==> flow/design.v (excerpt) <==
module vga_top(
	input ClkPort,
	input BtnC,
	input BtnU,
	input BtnD,
	input BtnR,
	input BtnL,
	input MoveTick,  
	output hSync, vSync,
	output [3:0] vgaR, vgaG, vgaB,
	output An0, An1, An2, An3, An4, An5, An6, An7,
	output Ca, Cb, Cc, Cd, Ce, Cf, Cg, Dp,
	output MemOE, MemWR, RamCS, QuadSpiFlashCS
	);
	wire Reset;
	assign Reset=BtnC;
	wire bright;
	wire[9:0] hc, vc;
	wire[3:0] lives;
	wire [6:0] ssdOut;
	wire [3:0] anode;
	wire [11:0] rgb;
	display_controller dc(.clk(ClkPort), .rst(Reset), .hSync(hSync), .vSync(vSync), .bright(bright), .hCount(hc), .vCount(vc));
	game_control sc(.clk(ClkPort), .en(MoveTick), .bright(bright), .rst(BtnC), .up(BtnU), .down(BtnD),.left(BtnL),.right(BtnR),.hCount(hc), .vCount(vc), .rgb(rgb), .lives(lives));
	display_lives cnt(.clk(ClkPort), .displayNumber(lives), .anode(anode), .ssdOut(ssdOut));
	assign vgaR = rgb[11 : 8];
	assign vgaG = rgb[7  : 4];
	assign vgaB = rgb[3  : 0];
	assign {MemOE, MemWR, RamCS, QuadSpiFlashCS} = 4'b1111;
	assign {An7, An6, An5, An4, An3, An2, An1, An0} = {4'b1111, anode};
	assign {Ca, Cb, Cc, Cd, Ce, Cf, Cg} = ssdOut[6 : 0];
	assign Dp = 1'b1;  
endmodule
Size: about 3,000 cells after synthesis, ~120 flip-flops, ~0.023 mm² of cells after synthesis.
clock: 5.39 ns
lec_check: 0
cap_margin: 20
core_margin: 2
core_utilization: 68
cts_cluster_diameter: 28
cts_cluster_size: 36
setup_slack_margin: 0.92
slew_margin: 20
tns_end_percent: 5
run.sh (not shown) runs the stock make flow with config.mk's settings and CLKGATE_MAP_FILE=.
The baseline finished but failed the layout checks on setup timing.
Next try:
--- a/flow/config.mk
+++ b/flow/config.mk
@@ -10,4 +10,2 @@
-export CORE_UTILIZATION = 68
-export CTS_CLUSTER_DIAMETER = 28
-export CTS_CLUSTER_SIZE = 36
-export SETUP_SLACK_MARGIN = 0.92
+export CORE_UTILIZATION = 40
+export PLACE_DENSITY = 0.6
@@ -15 +12,0 @@
-export TNS_END_PERCENT = 5
==> flow/constraint.sdc (replaced) <==
create_clock -name core_clock -period 5.33 [get_ports {ClkPort}]
set_input_delay 1.0660 -clock core_clock [delete_from_list [all_inputs] [get_ports {ClkPort}]]
set_output_delay 1.0660 -clock core_clock [all_outputs]
set_load 0.01 [all_outputs]
Effect: The changed run finished but fails on setup timing; setup slack gets better by 53 ps; clock-buffer cell count does not change; power rises by about 6%; global-route usage falls by 18 points; non-clock buffer count rises by 202; core utilization falls by 29 points; clock power falls by about 6%; register-to-register slack gets worse by 180 ps; first-iteration DRC count falls by 41%; die size rises by about 70%; wire length rises by about 10%.
Next try:
--- a/flow/config.mk
+++ b/flow/config.mk
@@ -10 +10 @@
-export CORE_UTILIZATION = 40
+export CORE_UTILIZATION = 33
==> flow/constraint.sdc (replaced) <==
create_clock -name core_clock -period 12.5 [get_ports {ClkPort}]
set_input_delay 2.5000 -clock core_clock [delete_from_list [all_inputs] [get_ports {ClkPort}]]
set_output_delay 2.5000 -clock core_clock [all_outputs]
set_load 0.01 [all_outputs]
After rerunning: The changed run ran to the end with no violations; die area rose by about a fifth; clock skew came out higher by 3.5 ps; sequential power decreases by well over a third; core utilization goes down by 14 points; routed wire length decreases by roughly a tenth; flip-flop count is unchanged.
Next try:
--- a/flow/config.mk
+++ b/flow/config.mk
@@ -10,2 +10,2 @@
-export CORE_UTILIZATION = 33
-export PLACE_DENSITY = 0.6
+export CORE_UTILIZATION = 65
+export SETUP_SLACK_MARGIN = 0.92
@@ -12,0 +13 @@
+export TNS_END_PERCENT = 5
==> flow/constraint.sdc (replaced) <==
create_clock -name core_clock -period 5.39 [get_ports {ClkPort}]
set_input_delay 1.0780 -clock core_clock [delete_from_list [all_inputs] [get_ports {ClkPort}]]
set_output_delay 1.0780 -clock core_clock [all_outputs]
set_load 0.01 [all_outputs]
What happened: The new run completed and failed the layout checks on setup timing; hold slack hardly moves; routed wire length rose by 5.5%; total power increases to 2.8 times its value; worst setup slack gets worse by 3700 ps; die size drops by 49%.
Next try:
--- a/flow/config.mk
+++ b/flow/config.mk
@@ -10,2 +10,2 @@
-export CORE_UTILIZATION = 65
-export SETUP_SLACK_MARGIN = 0.92
+export CORE_UTILIZATION = 40
+export PLACE_DENSITY = 0.6
@@ -13 +12,0 @@
-export TNS_END_PERCENT = 5
==> flow/constraint.sdc (replaced) <==
create_clock -name core_clock -period 12.0 [get_ports {ClkPort}]
set_input_delay 2.4000 -clock core_clock [delete_from_list [all_inputs] [get_ports {ClkPort}]]
set_output_delay 2.4000 -clock core_clock [all_outputs]
set_load 0.01 [all_outputs]
Effect: The new run ran to the end with no violations; design area went down by 9.4%; final cell count rises by 1.8%; via count falls by 11%; clock-buffer cell count is lower by 1; total power went down by 61%; non-clock buffer count goes down by 236; hold slack stays flat; worst setup slack gains 2900 ps; wire length fell by 0.57%; sequential cell count is unchanged.

---

Setup of v26:
vga_top again, from the RTL that the note above started with.
make LEC_CHECK=0 ABC_AREA=1 CAP_MARGIN=0 CORE_ASPECT_RATIO=0.7 CORE_MARGIN=2 CORE_UTILIZATION=72 CTS_CLUSTER_DIAMETER=379 CTS_CLUSTER_SIZE=11 PLACE_DENSITY=0.4 SETUP_SLACK_MARGIN=0.69 SLEW_MARGIN=20 finish   # period 2.91 ns
v26 got as far as 3_5_place_dp, where a tool error ended the run.
Input-level comparison between v5 and v26:
Settings: removing CORE_ASPECT_RATIO (formerly 0.7); changing CTS_CLUSTER_SIZE from 11 to 14; removing PLACE_DENSITY (formerly 0.4); removing ABC_AREA (formerly 1); setting PLACE_DENSITY_LB_ADDON to 0.25 for the first time; removing CTS_CLUSTER_DIAMETER (formerly 379); changing CAP_MARGIN from 0 to 20; changing SETUP_SLACK_MARGIN from 0.69 to 1.51; changing the clock period (ns, I/O delays scaled along) from 2.91 to 6.03.
What ended v26 was a tool error in 3_5_place_dp; the run never finished. Status: v5 FAILED at 5_1_grt (tool error). v26 fits on a die that is larger than the die of v5. Going from v26 to v5, synthesized cell count moved down; simple-gate share of the synthesized area now smaller; arithmetic-cell share of the synthesized area counting full adders, half adders and majority gates increased by 2.2 points relative to the old numbers; synthesized area decreased by 2600 µm² relative to the old numbers.
Edits applied to the flow inputs when going from v5 to v40:
Settings: SETUP_SLACK_MARGIN removed (was 1.51); PLACE_DENSITY newly set to 0.6; CTS_CLUSTER_SIZE removed (was 14); PLACE_DENSITY_LB_ADDON removed (was 0.25); CORE_UTILIZATION changed from 72 to 40; the clock period (ns, I/O delays scaled along) changed from 6.03 to 9.52.
==> results <==
v40 ended with every stage complete and zero timing, DRC or antenna violations. Compared with v5, in v40 count of placed standard cells including taps went up by 305, post-synthesis instance area shows no meaningful change. v40 — number of instances resized during post-cts repair 208 lower, v5 as reference. Between v5 and v40, post-placement worst setup slack increased. v40 against v5; die outline height is up by more than a quarter. There was hardly any difference in number of distinct library cells after synthesis between v5 and v40. Half-perimeter wire length after placement, v5 and v40: lower on v5. In v40, the share of the core filled by cells before placement came out 32 points below the value in v5. Lower overall die width among v5 and v40: v5. Against v5 as the reference, v40 delivers a higher full die area.
Inputs modified between v40 and v52:
Settings: an added SETUP_SLACK_MARGIN of 0.49.
Notes after the runs:
- For number of input and output port buffers inserted, v40 and v52 come out practically identical.
- v52 against v40: portion of the layout cell area used by non-clock buffers shows no meaningful change; worst-case vdd ir drop was more or less identical.
- As far as total number of cells along the worst setup path goes, v40 and v52 are indistinguishable; the numbers are identical.
- [compare] base=v40 new=v52: multi-input combinational area share shows no meaningful change, portion of the clock cycle consumed by the worst path in the final layout comparable, worst-case hold slack saw little to no change, cell area after placement essentially unchanged.
- As far as wire length goes, v52 and v40 are indistinguishable; the numbers are identical.
Here is what was changed in the inputs of v18 compared with v52.
Settings: clearing SETUP_SLACK_MARGIN, which used to be 0.49; swapping 40 for 60 in CORE_UTILIZATION; clearing PLACE_DENSITY, which used to be 0.6; swapping 9.52 for 5.39 in the clock period (ns, I/O delays scaled along).
Notes after the runs:
Between v52 and v18, fraction of standard cell area that is sequential is higher for v52, v18 comes in under that. The met3 track demand over resource number comes out higher for v18 vs v52. Power share of the clock group, v52 and v18: higher on v52. On total wire length after detailed routing: between v52 and v18, it ends up higher for v18. Comparing v52 and v18, the lower total combinational power is on v52. Cmp v52 and v18 / footprint of the multi-input gates / higher: v18. In v18 the implementation ran to completion but is not tape-out ready, as the final checks report negative setup slack. v18 against v52; final RePlAce weighted congestion is up by a few percent. Comparing via count for v52 and v18, the bigger number came from v18. Against v52 as the reference, v18 delivers a higher fraction of the core area covered by cells at the end of the flow.

---

job 6736:
vga_top again, from the RTL that the note above started with.
clock: 12.0 ns
lec_check: 0
cap_margin: 20
core_aspect_ratio: 1.96
core_margin: 2
core_utilization: 40
cts_cluster_diameter: 101
cts_cluster_size: 99
hold_slack_margin: -0.07
slew_margin: 20
Job 6736: PASS, flow complete, no timing, DRC or antenna violations
[inputs] job 5909 vs job 6736
- clearing HOLD_SLACK_MARGIN, which used to be -0.07
- clearing CTS_CLUSTER_SIZE, which used to be 99
- putting PLACE_DENSITY at 0.6 where nothing was set
- swapping 101 for 317 in CTS_CLUSTER_DIAMETER
- clearing CORE_ASPECT_RATIO, which used to be 1.96
- putting CELL_PAD_IN_SITES_GLOBAL_PLACEMENT at 3 where nothing was set
### Flow results
Job 6736: full flow OK, the timing, DRC and antenna checks passed
Job 5909 closes out successfully: all stages finished, all timing, DRC and antenna checks passed.
Taking job 6736 as the reference, in job 5909 met1 track demand over resource up 10 points; part of the total power dissipated in combinational logic increased 0.3 points.
Job 6736 → job 5909: total sequential power fell 4.6%, overall routed net length down 6.8%, clock network fraction of design power ~0 delta, met3 wirelength from detailed routing shows an increase of about 38%.
Setup changes, job 5909 to job 1785
- CORE_UTILIZATION: 40 -> 68
- CORE_ASPECT_RATIO: unset -> 1.96
- CTS_CLUSTER_DIAMETER: 317 -> 217
- HOLD_SLACK_MARGIN: unset -> -0.07
- CELL_PAD_IN_SITES_GLOBAL_PLACEMENT: 3 -> unset
- CTS_CLUSTER_SIZE: unset -> 99
- PLACE_DENSITY: 0.6 -> unset
[summary]
Job 1785 is listed as incomplete: the tool reported an error in global routing and the run ended there. Job 1785 vs job 5909 — standard-cell row count climbed by a little under 10%. Core footprint shrinks by more than a quarter when moving from job 5909 to job 1785. When the final numbers for job 5909 and job 1785 were put side by side, the floorplan-stage core utilization turned out to be greater in job 1785. Job 1785 against job 5909: global placer's final weighted congestion grew by about 17%; number of instances in the placed design -333. Job 1785 and job 5909 ended up with roughly the same sequential fraction of the synthesis area. Between job 5909 and job 1785, the instance area after placement is higher for job 5909. Job 5909 → job 1785: horizontal die size shows a reduction of about 44%; floorplan die area lost about 40%. Job 1785 gives more pre-CTS setup slack than job 5909 did.
Input changes introduced in job 1287 (baseline for comparison: job 1785):
- swapping 217 for 160 in CTS_CLUSTER_DIAMETER
- putting ABC_AREA at 1 where nothing was set
- swapping 2 for 3 in CORE_MARGIN
- clearing CORE_ASPECT_RATIO, which used to be 1.96
- putting CELL_PAD_IN_SITES_GLOBAL_PLACEMENT at 3 where nothing was set
- swapping 20 for 15 in SLEW_MARGIN
- putting GPL_TIMING_DRIVEN at 0 where nothing was set
- putting PLACE_DENSITY at 0.7 where nothing was set
- putting CELL_PAD_IN_SITES_DETAIL_PLACEMENT at 0 where nothing was set
- swapping 99 for 42 in CTS_CLUSTER_SIZE
- swapping 68 for 40 in CORE_UTILIZATION
- clearing HOLD_SLACK_MARGIN, which used to be -0.07
### Flow results
Flow for job 1287 halted at global placement, error code GPL-0301. Taking job 1785 as the reference, in job 1287 chip area estimate from yosys synthesis increased by about 11% relative to the old numbers, post-synthesis instance total went up 34%, die height lower, distinct cell type count of the synthesized netlist shrank by about 33%. The die size reported for job 1287 is greater than that of job 1785 by 90%.

---

Starting RTL as in the previous note.
// vga_top
module vga_top(
	input ClkPort,
	input BtnC,
	input BtnU,
	input BtnD,
	input BtnR,
	input BtnL,
	input MoveTick,  
	output hSync, vSync,
	output [3:0] vgaR, vgaG, vgaB,
	output An0, An1, An2, An3, An4, An5, An6, An7,
	output Ca, Cb, Cc, Cd, Ce, Cf, Cg, Dp,
	output MemOE, MemWR, RamCS, QuadSpiFlashCS
	);
==> flow/config.mk <==
export PLATFORM = sky130hd
export DESIGN_NAME = vga_top
export DESIGN_NICKNAME = vga_top
export VERILOG_FILES = /design/flow/design.v
export SDC_FILE = /design/flow/constraint.sdc
export NUM_CORES = 4
export LEC_CHECK = 0
export CAP_MARGIN = 20
export CORE_MARGIN = 2
export CORE_UTILIZATION = 65
export CTS_CLUSTER_DIAMETER = 30
export CTS_CLUSTER_SIZE = 62
export SLEW_MARGIN = 20
==> flow/constraint.sdc <==
create_clock -name core_clock -period 5.31 [get_ports {ClkPort}]
set_input_delay 1.0620 -clock core_clock [delete_from_list [all_inputs] [get_ports {ClkPort}]]
set_output_delay 1.0620 -clock core_clock [all_outputs]
set_load 0.01 [all_outputs]
The first run finished but fails on negative setup slack.
==> next run, changes <==
Settings changed: CORE_UTILIZATION 65 to 71, CTS_CLUSTER_DIAMETER 30 to not set, CTS_CLUSTER_SIZE 62 to not set, PLACE_DENSITY set to 0.6.
Clock period 5.31 ns to 9.52 ns, I/O delays scaled along.
The changed run finished clean.
Synthesized cell count is unchanged.
Sequential share of layout area is higher by 1.4 points.
Routed wire length decreases by 5.8%.
Sequential cell count does not change.
Design area went down by 11%.
Via count shrinks by 3.1%.
Worst hold slack is better by 0.019 ns.
==> next run, changes <==
Settings changed: CORE_UTILIZATION 71 to 72, CTS_CLUSTER_SIZE set to 14, PLACE_DENSITY 0.6 to not set, SETUP_SLACK_MARGIN set to 1.1.
Clock period 9.52 ns to 8.85 ns, I/O delays scaled along.
After rerunning: The changed run ran to the end with no violations; power grows by about 8%; global-route usage grows by 0.47 points; worst setup slack improves by 0.043 ns; register-to-register slack degrades by 0.43 ns; final cell count stays flat; combinational power grows by about 8%; utilization grows by 0.61 points; non-clock buffer count grows by 2; design area barely changes; via count grows by about 0.44%; clock-buffer cell count stays the same.
==> next run, changes <==
Settings changed: CORE_UTILIZATION 72 to 65, CTS_CLUSTER_SIZE 14 to not set, SETUP_SLACK_MARGIN 1.1 to not set.
What happened: The new run went through all stages and came out clean. First-iteration DRC count falls by 20%. Utilization goes down by 6.9 points. Final cell count went up by 1.5%. Combinational power came out lower by about 1%. Via count drops by 3.1%. Total power shrinks by 0.54%. Synthesized cell count does not change. Design area is about the same. Fmax shrinks by 8.3%.

---

== run A ==
vga_top again, from the RTL that the note above started with.
==> flow/config.mk <==
export PLATFORM = sky130hd
export DESIGN_NAME = vga_top
export DESIGN_NICKNAME = vga_top
export VERILOG_FILES = /design/flow/design.v
export SDC_FILE = /design/flow/constraint.sdc
export NUM_CORES = 4
export LEC_CHECK = 0
export ABC_AREA = 1
export CAP_MARGIN = 30
export CELL_PAD_IN_SITES_DETAIL_PLACEMENT = 2
export CORE_MARGIN = 2
export CORE_UTILIZATION = 54
export GPL_ROUTABILITY_DRIVEN = 0
export GPL_TIMING_DRIVEN = 0
export HOLD_SLACK_MARGIN = 0.04
export PLACE_DENSITY_LB_ADDON = 0.11
export SLEW_MARGIN = 10
==> flow/constraint.sdc <==
create_clock -name core_clock -period 5.31 [get_ports {ClkPort}]
set_input_delay 1.0620 -clock core_clock [delete_from_list [all_inputs] [get_ports {ClkPort}]]
set_output_delay 1.0620 -clock core_clock [all_outputs]
set_load 0.01 [all_outputs]
Stage in which a tool error killed run A: 3_5_place_dp.
### run A -> run B
==> flow/config.mk <==
export PLATFORM = sky130hd
export DESIGN_NAME = vga_top
export DESIGN_NICKNAME = vga_top
export VERILOG_FILES = /design/flow/design.v
export SDC_FILE = /design/flow/constraint.sdc
export NUM_CORES = 4
export LEC_CHECK = 0
export CAP_MARGIN = 20
export CORE_MARGIN = 2
export CORE_UTILIZATION = 68
export PLACE_DENSITY = 0.6
export SLEW_MARGIN = 20
==> flow/constraint.sdc <==
create_clock -name core_clock -period 6.16 [get_ports {ClkPort}]
set_input_delay 1.2320 -clock core_clock [delete_from_list [all_inputs] [get_ports {ClkPort}]]
set_output_delay 1.2320 -clock core_clock [all_outputs]
set_load 0.01 [all_outputs]
[summary]
- What the final checks of run B revealed, after a flow that finished every stage, was a layout that fails on setup timing.
- Area after synthesis was higher in the run labelled run A.
- Of run B and run A, run A shows the lower multiplexer share of the synthesized area, with run B above it.
- Area of the synthesized netlist per yosys stat (higher): run A
- Share of synthesized cell area in full adder, half adder and majority cells: run B > run A
- Sort run B and run A by post-synthesis area per instance, ascending, and run A comes first.
- Compared to run A, run B has chip area about 28% lower.
> inputs changed (run B -> run C)
-- flow/config.mk --
<<< run B, line 9
export CORE_MARGIN = 2
export CORE_UTILIZATION = 68
export PLACE_DENSITY = 0.6
export SLEW_MARGIN = 20
>>> run C, line 9
export CORE_MARGIN = 2
export CORE_UTILIZATION = 54
export SLEW_MARGIN = 10
==> flow/constraint.sdc <==
create_clock -name core_clock -period 12.0 [get_ports {ClkPort}]
set_input_delay 2.4000 -clock core_clock [delete_from_list [all_inputs] [get_ports {ClkPort}]]
set_output_delay 2.4000 -clock core_clock [all_outputs]
set_load 0.01 [all_outputs]
--- outcome ---
The final layout from run C, which completed every stage, passed the timing, DRC and antenna checks at the end of the flow.
Run C against run B; routed length per placed instance is up by a few percent.
| post-CTS repair timing setup buffer count | higher: run B |
Run C ends up with a area growth from synthesis to final layout that is 2.9 points lower than in run B.
On wire length: between run B and run C, it ends up lower for run B.
Vias: run C fewer than run B
From run B to run C the numbers moved as follows: die area up about 25%; sequential share of layout area up 0.34 points.
--- input diff run C..run D ---
-- flow/config.mk --
<<< run C, line 8
export CAP_MARGIN = 20
export CORE_MARGIN = 2
export CORE_UTILIZATION = 54
export SLEW_MARGIN = 10
>>> run D, line 8
export CAP_MARGIN = 20
export CELL_PAD_IN_SITES_DETAIL_PLACEMENT = 1
export CELL_PAD_IN_SITES_GLOBAL_PLACEMENT = 3
export CORE_MARGIN = 2
export CORE_UTILIZATION = 40
export CTS_CLUSTER_DIAMETER = 310
export PLACE_DENSITY_LB_ADDON = 0.16
export SLEW_MARGIN = 20
## What came out
Going from run C to run D, wire length of the first global-routing pass grows by 12%.
Run D — shortest clock period the worst path allows after layout 0.16 ns lower, run C as reference
Summary of run D over run C: clock power up about 9%; worst setup slack picked up an extra 0.16 ns; die size went up about 34%.
Maximum number of pins on one net before global-route repair: run D vs run C up 14%
Combined flip-flop and latch cell area came out exactly the same in run D and run C.
Power figures rest on the tool's default switching activity, not on a simulated workload.
